==> inputs of run K <==
==> flow/design.v (excerpt) <==
module mainModule(
		input clk, input reset,
		output [31:0] imem_addr, input [31:0] imem_data,
		output wb_alu_we, output [2:0] wb_alu_rd, output [31:0] wb_alu_data,
		output wb_mem_we, output [2:0] wb_mem_rd, output [7:0] wb_mem_data,
		output [3:0] flags
	);
	wire IF_flush, ID_flush, EX_flush; 
	wire pcWrite, p1_pipeline_regWrite;
	wire p2_pipeline_regWrite, p2_pipeline_stall;
	wire hu_pcWrite, hu_p1_regWrite, hu_stall;
	wire p3_pipeline_regWrite = 1'b1;
	wire [1:0]  f_mem_reg_rn_sel, f_alu_reg_rm_sel, f_alu_reg_rn_sel;	 
	wire [1:0] f_mem_reg_rd_sel;
	wire f_memStage_mem_rd_sel;
	wire [31:0] p2_pc_branchTarget, pc_jumpTarget; 
	wire [1:0] pcSrc;
	wire [15:0] p1_aluInstr, p1_memInstr;  
	wire [31:0] p1_pc_plus4;
	IFStage the_IFStage(
		clk, reset, p1_pipeline_regWrite, IF_flush, 
		pcWrite, 	p2_pc_branchTarget, pc_jumpTarget, 
		pcSrc,  
		p1_aluInstr, p1_memInstr, p1_pc_plus4,
		imem_addr, imem_data
	);
	wire p2_memRead, p2_memWrite, p2_alu_regWrite, p2_mem_regWrite, p2_flag_regWrite;
	wire p2_aluOp, p2_aluSrcB;
	wire p2_isBranch, p2_isJump; 
	wire p3_memRead, p3_memWrite, p3_alu_regWrite, p3_mem_regWrite;
	wire p4_alu_regWrite, p4_mem_regWrite;
	wire [2:0] p2_alu_rm, p2_alu_rn, p2_alu_rd, p2_mem_rn, p2_mem_rd;
	wire [2:0] p3_alu_rd, p3_mem_rd;
	wire [2:0] p4_alu_rd, p4_mem_rd;
	wire [31:0] p2_alu_reg_rm, p2_alu_reg_rn, p2_mem_reg_rn, p2_mem_reg_rd;  
	wire [31:0] p2_alu_imm, p2_memOffset;
	wire [7:0] p3_mem_reg_rd;
	wire [31:0] p3_alu_aluOut, p3_mem_address;
	wire [31:0] p4_alu_aluOut, p4_mem_memOut;
	wire [31:0] f_mem_reg_rn_1, f_mem_reg_rn_2, f_mem_reg_rn_3;	 
	wire [7:0] f_mem_reg_rd_1, f_mem_reg_rd_2, f_mem_reg_rd_3;		 
	wire [31:0] f_alu_reg_rm_1, f_alu_reg_rm_2, f_alu_reg_rm_3;	 
	wire [31:0] f_alu_reg_rn_1, f_alu_reg_rn_2, f_alu_reg_rn_3; 	 
	wire [7:0] f_memStage_mem_reg_rd;	
	assign f_mem_reg_rn_1 = p3_alu_aluOut; assign f_mem_reg_rn_2 = p4_alu_aluOut; assign f_mem_reg_rn_3 = p4_mem_memOut;
	assign f_alu_reg_rm_1 = p3_alu_aluOut; assign f_alu_reg_rm_2 = p4_alu_aluOut; assign f_alu_reg_rm_3 = p4_mem_memOut;
	assign f_alu_reg_rn_1 = p3_alu_aluOut; assign f_alu_reg_rn_2 = p4_alu_aluOut; assign f_alu_reg_rn_3 = p4_mem_memOut;
  ...
==> flow/config.mk <==
export PLATFORM = sky130hd
export DESIGN_NAME = mainModule
export DESIGN_NICKNAME = mainModule
export VERILOG_FILES = /design/flow/design.v
export SDC_FILE = /design/flow/constraint.sdc
export NUM_CORES = 4
export LEC_CHECK = 0
export ABC_AREA = 0
export CAP_MARGIN = 20
export CELL_PAD_IN_SITES_GLOBAL_PLACEMENT = 2
export CORE_ASPECT_RATIO = 1.07
export CORE_MARGIN = 2
export CORE_UTILIZATION = 34
export MIN_ROUTING_LAYER = met2
export SLEW_MARGIN = 20
==> flow/constraint.sdc <==
create_clock -name core_clock -period 9.64 [get_ports {clk}]
set_input_delay 1.9280 -clock core_clock [delete_from_list [all_inputs] [get_ports {clk}]]
set_output_delay 1.9280 -clock core_clock [all_outputs]
set_load 0.01 [all_outputs]
run.sh (not shown) runs the stock make flow with config.mk's settings and CLKGATE_MAP_FILE=.
==> run Y: changes against run K <==
Settings changed: ABC_AREA 0 to unset, CELL_PAD_IN_SITES_GLOBAL_PLACEMENT 2 to unset, CORE_ASPECT_RATIO 1.07 to unset, CORE_UTILIZATION 34 to 72, MIN_ROUTING_LAYER met2 to unset, PLACE_DENSITY set to 0.66.
==> flow/constraint.sdc (replaced) <==
create_clock -name core_clock -period 5.78 [get_ports {clk}]
set_input_delay 1.1560 -clock core_clock [delete_from_list [all_inputs] [get_ports {clk}]]
set_output_delay 1.1560 -clock core_clock [all_outputs]
set_load 0.01 [all_outputs]
==> run M: changes against run K <==
Settings changed: ABC_AREA 0 to unset, CELL_PAD_IN_SITES_GLOBAL_PLACEMENT 2 to 0, CORE_ASPECT_RATIO 1.07 to unset, CORE_UTILIZATION 34 to 65, CTS_CLUSTER_DIAMETER set to 245, MIN_ROUTING_LAYER met2 to met1, TNS_END_PERCENT set to 15.
==> flow/constraint.sdc (replaced) <==
create_clock -name core_clock -period 3.34 [get_ports {clk}]
set_input_delay 0.6680 -clock core_clock [delete_from_list [all_inputs] [get_ports {clk}]]
set_output_delay 0.6680 -clock core_clock [all_outputs]
set_load 0.01 [all_outputs]
==> summary.txt <==
Results of the full flow below.

Worst hold path:
- According to the hold report, the worst path is of the in -> reg type.

Finish:
- The run puts the final net count at around 4800.
- In the final layout, flip-flops and latches take up 30.24% of the cell area.
- The clock buffers instantiated in the layout total roughly 86.
- The run puts the footprint of the multi-input gates at 19660 µm².

Power and ir drop:
- The run gives the sequential cell fraction of total power as between 30% and 40%.

Run status:
- The report lists the violated layout checks as setup timing.
- The run finished, with violations left.

Final timing:
- The end-of-flow timing check tallies setup violations at 35.
- The run puts the slack of the critical path at -2.814 ns.

CTS:
- The run puts the clock latency at the later pin of the worst-skew pair at roughly 0.64 ns.
- The registers of the reported paths see a clock transition of roughly 0.070 ns.

Setup path:
- In this design, the critical path's most frequently occurring cell is buf_6.
- The run puts the largest fanout on the critical path at 5.

Routing:
- The run gives the detailed router's first-iteration violation count as roughly 5300.

Flow run:
- The run puts the OpenROAD warning count at 35.
[end of results for run M]
==> summary.txt <==
Results of the full flow below.

Final timing:
- The run puts the accumulated negative setup slack at -0.7055 ns.
- The run puts the final number of setup-violating endpoints at 4.
- The run puts the slack of the critical path at -0.4272 ns.

Routing:
- After the first detailed-routing iteration, the DRC count stood at roughly 7400.

Finish:
- In the finished layout, the clock tree contains a buffer count of 85.
- The run puts the sequential portion of the cell area at about a third.
- The run puts the number of signal-net buffers in the layout at around 380.
- The run gives the portion of the layout cell area used by non-clock buffers as roughly 8.3%.
- According to the finish report, the design has a final net count of about 4500.

Logic synthesis:
- The run puts the fraction of synthesis flops using an asynchronous set or reset pin at 0%.

Worst hold path:
- The run gives the type of the tightest min-delay check as reg -> reg.

Run status:
- A clean result was blocked by setup timing.
- The flow ran to the end, but the layout failed its checks.

CTS:
- The run gives the clock latency at the later pin of the worst-skew pair as 0.63 ns.
- Per the post-CTS timing run, clock transition at the registers of the reported paths is 0.07 ns.

Power and ir drop:
- The run gives the sequential cell fraction of total power as about 32%.

Flow run:
- The run gives the number of violations of the max-capacitance limit as 0.

Setup path:
- On the worst path, the slowest cell contributes a delay of approximately 0.52 ns.
[end of results for run Y]
==> summary.txt <==
Results of the full flow below.

Run status:
- The run finished with no timing, DRC or antenna violations.

Finish:
- The run puts the final net count at roughly 4300.
- The multi-input combinational cells in the finished layout cover a total of 19020 µm².
- The run puts the proportion of cell area spent on the clock network at ~7.3%.
- The run puts the count of clock-net buffers in the final layout at between 100 and 150.

Routing:
- The run puts the detailed router's first-iteration violation count at ~11000.

Setup path:
- The run gives the capturing element type of the critical path as a flop.
- The run gives the cell type with the highest occurrence count on the critical path as or4_1.
- The run gives the largest fanout on the critical path as 13.

Power and ir drop:
- The run puts the sequential cell fraction of total power at a little under a third.
- The power report puts the leakage power at roughly 13 nW.

CTS:
- The run gives the clock latency at the later pin of the worst-skew pair as 0.69 ns.
- The run gives the clock-pin slew of the registers on the worst-case setup and hold paths as around 0.060 ns.

Final timing:
- Per the finish-stage timing summary, setup violations number 0.
- Setup slack on the critical path of the routed design comes to between 1 and 1.5 ns.

Flow run:
- The logs give a warning total of 32.
[end of results for run K]
No activity file was given, so power comes from the tool's default toggle rates.
